==> run a <==
==> flow/design.v <==
module processor
(
	output reg w_en,
	output reg done,
	output reg [7:0] addr,
	output reg [31:0] data_out,
	input clk,
	input rst_n,
	input start,
	input [31:0] data_in
);
	parameter RESET = 3'd0;
	parameter READ_DATA = 3'd1;
	parameter READ_INSTRUCTON = 3'd2;
	parameter DELAY = 3'd3;
	parameter EXECUTE = 3'd4;
	parameter ADD = 3'd0;
	parameter SUB = 3'd1;
	parameter MUL = 3'd2;
	parameter TR = 3'd3;
	parameter DET = 3'd4;
	reg [2:0] cs,ns;
	reg [1:0] read_data_counter;
	reg [3:0] a11,a12,a21,a22,b11,b12,b21,b22;
	always@(posedge clk or negedge rst_n)begin
		if(~rst_n) cs <= RESET;
		else cs <= ns;
	end
	always@(*)begin
		case(cs)
			RESET : ns = (start & rst_n) ? READ_DATA : RESET;
			READ_DATA : ns = (read_data_counter == 2) ? READ_INSTRUCTON : READ_DATA;
			READ_INSTRUCTON : ns = DELAY;
			DELAY : ns = EXECUTE;
			EXECUTE : ns = RESET;
			default : ns = RESET;
		endcase
	end
	always@(posedge clk or negedge rst_n)begin
		if(~rst_n)begin
			done <= 0;
			w_en <= 0;
			addr <= 8'd255;
			data_out <= 0;
			read_data_counter <= 0;
			a11 <= 0;
			a12 <= 0;
			a21 <= 0; 
			a22 <= 0;
			b11 <= 0;
			b12 <= 0;
			b21 <= 0;
			b22 <= 0;	
		end
		else begin
			case(ns)
				RESET : begin
					done <= 0;
					w_en <= 0;
					addr <= 8'd255;
					data_out <= 0;
					read_data_counter <= 0;
					a11 <= 0;
					a12 <= 0;
					a21 <= 0; 
					a22 <= 0;
					b11 <= 0;
					b12 <= 0;
					b21 <= 0;
					b22 <= 0;
				end
				READ_DATA : begin
					done <= 0;
					w_en <= 0;
					addr <= 8'd255;
					data_out <= 0;
					read_data_counter <= read_data_counter + 1;
					a11 <= data_in[3:0];
					a12 <= data_in[7:4];
					a21 <= data_in[11:8]; 
					a22 <= data_in[15:12];
					b11 <= data_in[19:16];
					b12 <= data_in[23:20];
					b21 <= data_in[27:24];
					b22 <= data_in[31:28];
				end
				READ_INSTRUCTON : begin
					done <= 0;
					w_en <= 0;
					addr <= 0;
					data_out <= 0;
					read_data_counter <= 0;
					a11 <= a11;
					a12 <= a12;
					a21 <= a21; 
					a22 <= a22;
					b11 <= b11;
					b12 <= b12;
					b21 <= b21;
					b22 <= b22;
				end
				DELAY : begin
					done <= done;
					w_en <= w_en;
					addr <= addr;
					data_out <= 0;
					read_data_counter <= 0;
					a11 <= a11;
					a12 <= a12;
					a21 <= a21; 
					a22 <= a22;
					b11 <= b11;
					b12 <= b12;
					b21 <= b21;
					b22 <= b22;
				end
				EXECUTE : begin
					addr <= data_in[7:0];
					read_data_counter <= read_data_counter;
					a11 <= a11;
					a12 <= a12;
					a21 <= a21; 
					a22 <= a22;
					b11 <= b11;
					b12 <= b12;
					b21 <= b21;
					b22 <= b22;
					case(data_in[31:29])
						ADD : begin
							done <= 1;
							w_en <= 1;
							data_out [7:0] <= $signed(a11) + $signed(b11);
							data_out [15:8] <= $signed(a12) + $signed(b12);
							data_out [23:16] <= $signed(a21) + $signed(b21);
							data_out [31:24] <= $signed(a22) + $signed(b22);
						end
						SUB : begin
							done <= 1;
							w_en <= 1;
							data_out [7:0] <= $signed(a11) - $signed(b11);
							data_out [15:8] <= $signed(a12) - $signed(b12);
							data_out [23:16] <= $signed(a21) - $signed(b21);
							data_out [31:24] <= $signed(a22) - $signed(b22);
						end
						MUL : begin
							done <= 1;
							w_en <= 1;
							data_out [7:0] <= ($signed(a11) * $signed(b11)) + ($signed(a12) * $signed(b21));
							data_out [15:8] <= ($signed(a11) * $signed(b12)) + ($signed(a12) * $signed(b22));
							data_out [23:16] <= ($signed(a21) * $signed(b11)) + ($signed(a22) * $signed(b21));
							data_out [31:24] <= ($signed(a21) * $signed(b12)) + ($signed(a22) * $signed(b22));
						end
						TR : begin
							done <= 1;
							w_en <= 1;
							data_out [7:0] <= {a11[3],a11[3],a11[3],a11[3],a11};
							data_out [15:8] <= {a21[3],a21[3],a21[3],a21[3],a21};
							data_out [23:16] <= {a12[3],a12[3],a12[3],a12[3],a12};
							data_out [31:24] <= {a22[3],a22[3],a22[3],a22[3],a22};
						end
						DET : begin
							done <= 1;
							w_en <= 1;
							data_out <= ($signed(a11) * $signed(a22)) - ($signed(a12) * $signed(a21));
						end
						default : begin
							done <= 0;
							w_en <= 0;
						end
					endcase
				end
			endcase
		end
	end
endmodule
==> flow/run.sh <==
#!/bin/bash
# the make line also repeats each setting of config.mk as NAME=value (left out here)
make -C /OpenROAD-flow-scripts/flow DESIGN_CONFIG=/design/flow/config.mk WORK_HOME=/design/flow/orfs CLKGATE_MAP_FILE= finish
==> flow/config.mk <==
export PLATFORM = sky130hd
export DESIGN_NAME = processor
export DESIGN_NICKNAME = processor
export VERILOG_FILES = /design/flow/design.v
export SDC_FILE = /design/flow/constraint.sdc
export NUM_CORES = 4
export LEC_CHECK = 0
export ABC_AREA = 1
export CAP_MARGIN = 20
export CORE_MARGIN = 2
export CORE_UTILIZATION = 72
export CTS_CLUSTER_DIAMETER = 102
export CTS_CLUSTER_SIZE = 15
export GPL_ROUTABILITY_DRIVEN = 0
export GPL_TIMING_DRIVEN = 1
export HOLD_SLACK_MARGIN = -0.1
export MAX_ROUTING_LAYER = met4
export PLACE_DENSITY_LB_ADDON = 0.24
export SLEW_MARGIN = 20
==> flow/constraint.sdc <==
create_clock -name core_clock -period 4.29 [get_ports {clk}]
set_input_delay 0.8580 -clock core_clock [delete_from_list [all_inputs] [get_ports {clk}]]
set_output_delay 0.8580 -clock core_clock [all_outputs]
set_load 0.01 [all_outputs]
==> run b: changes against run a <==
Settings changed: CORE_UTILIZATION 72 to 71, CTS_CLUSTER_DIAMETER 102 to 298, CTS_CLUSTER_SIZE 15 to 98, HOLD_SLACK_MARGIN -0.1 to not set, MAX_ROUTING_LAYER met4 to not set, PLACE_DENSITY set to 0.42, PLACE_DENSITY_LB_ADDON 0.24 to not set, SETUP_SLACK_MARGIN set to 2.16.
==> flow/constraint.sdc (replaced) <==
create_clock -name core_clock -period 7.21 [get_ports {clk}]
set_input_delay 1.4420 -clock core_clock [delete_from_list [all_inputs] [get_ports {clk}]]
set_output_delay 1.4420 -clock core_clock [all_outputs]
set_load 0.01 [all_outputs]
==> run c: changes against run a <==
Settings changed: CORE_UTILIZATION 72 to 68, CTS_CLUSTER_DIAMETER 102 to not set, CTS_CLUSTER_SIZE 15 to not set, GPL_ROUTABILITY_DRIVEN 0 to not set, GPL_TIMING_DRIVEN 1 to not set, HOLD_SLACK_MARGIN -0.1 to not set, MAX_ROUTING_LAYER met4 to not set, PLACE_DENSITY_LB_ADDON 0.24 to not set.
==> flow/constraint.sdc (replaced) <==
create_clock -name core_clock -period 8.63 [get_ports {clk}]
set_input_delay 1.7260 -clock core_clock [delete_from_list [all_inputs] [get_ports {clk}]]
set_output_delay 1.7260 -clock core_clock [all_outputs]
set_load 0.01 [all_outputs]
==> run d: changes against run a <==
Settings changed: CAP_MARGIN 20 to 0, CORE_UTILIZATION 72 to 71, CTS_CLUSTER_SIZE 15 to 32, HOLD_SLACK_MARGIN -0.1 to not set, MAX_ROUTING_LAYER met4 to not set, SLEW_MARGIN 20 to 40.
==> flow/constraint.sdc (replaced) <==
create_clock -name core_clock -period 4.46 [get_ports {clk}]
set_input_delay 0.8920 -clock core_clock [delete_from_list [all_inputs] [get_ports {clk}]]
set_output_delay 0.8920 -clock core_clock [all_outputs]
set_load 0.01 [all_outputs]
==> qor summary <==
                                                                    run a                     run b                     run c                     run d
Result of the run                                          did not finish   complete, no violations   complete, no violations           failed layout checks
Last stage reached                                                5_1_grt                         -                         -                         -
Violated checks                                                         -                         -                         -      negative setup slack
Top metal layer carrying routed signals                                 -                      met4                      met4                      met5
Final core area utilization                                             -                     0.809                     0.765                     0.857
Number of setup buffers added after CTS                                21                         0                         0                         0
Post-Route WL                                                           -                  34800 um                  35000 um                  42900 um
Clock Buffer Count                                                      -                         9                         9                         9
Start point of the worst min-delay path                                 -           cs[1]$_DFF_PN0_           cs[1]$_DFF_PN0_           cs[1]$_DFF_PN0_
Logic depth of the worst path, buffers included                         -                        21                        15                        21
Diodes inserted                                                         -                         0                         0                         1
Period Utilization, post-route                                          -                     0.674                     0.619                      1.08
Number of warnings in the stage logs                                    -                        58                        58                        57
End point of the critical path                                          -  data_out[29]$_DFFE_PN0P_  data_out[29]$_DFFE_PN0P_  data_out[23]$_DFFE_PN0P_
R2R setup slack                                                         -                   2.35 ns                   3.29 ns                  -0.36 ns
Critical Path Start Type                                                -                 flip-flop                 flip-flop                 flip-flop
Detailed-route vias per instance                                        -                      5.76                      5.69                      6.29
WP data arrival                                                         -                   5.11 ns                   5.58 ns                   5.07 ns
Area delta synth->final                                                 -                     11.4%                     10.2%                     18.0%
Startpoint of the most critical register-to-register path               -        a22[0]$_DFFE_PN0P_        b22[3]$_DFFE_PN0P_        a11[3]$_DFFE_PN0P_
Nonclk buf count                                                        -                       102                        85                       162
Time the final worst path needs with I/O delays and setup               -                   4.86 ns                   5.34 ns                   4.82 ns

---

==> inputs of exp/lagoon <==
// processor: RTL as listed in full above, without the edits since
make LEC_CHECK=0 CAP_MARGIN=15 CELL_PAD_IN_SITES_DETAIL_PLACEMENT=1 CORE_MARGIN=4 CORE_UTILIZATION=40 CTS_CLUSTER_DIAMETER=373 CTS_CLUSTER_SIZE=21 GPL_TIMING_DRIVEN=0 MIN_ROUTING_LAYER=met2 SETUP_SLACK_MARGIN=1.73 SLEW_MARGIN=20 finish   # period 7.0 ns
run.sh (not shown) runs the stock make flow with config.mk's settings and CLKGATE_MAP_FILE=.
==> exp/garnet: changes against exp/lagoon <==
==> flow/config.mk (replaced) <==
export PLATFORM = sky130hd
export DESIGN_NAME = processor
export DESIGN_NICKNAME = processor
export VERILOG_FILES = /design/flow/design.v
export SDC_FILE = /design/flow/constraint.sdc
export NUM_CORES = 4
export LEC_CHECK = 0
export CAP_MARGIN = 20
export CORE_MARGIN = 2
export CORE_UTILIZATION = 40
export SLEW_MARGIN = 20
==> flow/constraint.sdc (replaced) <==
create_clock -name core_clock -period 5.61 [get_ports {clk}]
set_input_delay 1.1220 -clock core_clock [delete_from_list [all_inputs] [get_ports {clk}]]
set_output_delay 1.1220 -clock core_clock [all_outputs]
set_load 0.01 [all_outputs]
==> qor summary <==
| item | exp/garnet | exp/lagoon |
|---|---|---|
| Status | timing/DRC/antenna clean | timing/DRC/antenna clean |
| Data required time of the worst path | 5900 ps | 7300 ps |
| Number of cells on the critical path | 17 | 20 |
| Via count of the first global-routing pass | 9,552 | 15,670 |
| Final clock-cell share | 2.262% | 2.462% |
| Detailed router's first-iteration violation count | 696 | 2,278 |
| Register fraction of the total cell area | 15.23% | 14.98% |
| Chip height | 174.3 um | 178.3 um |
| Post-layout period usage of the worst path | 95.18% | 75.29% |
| Global-route wire length before repair | 53,160 um | 63,830 um |
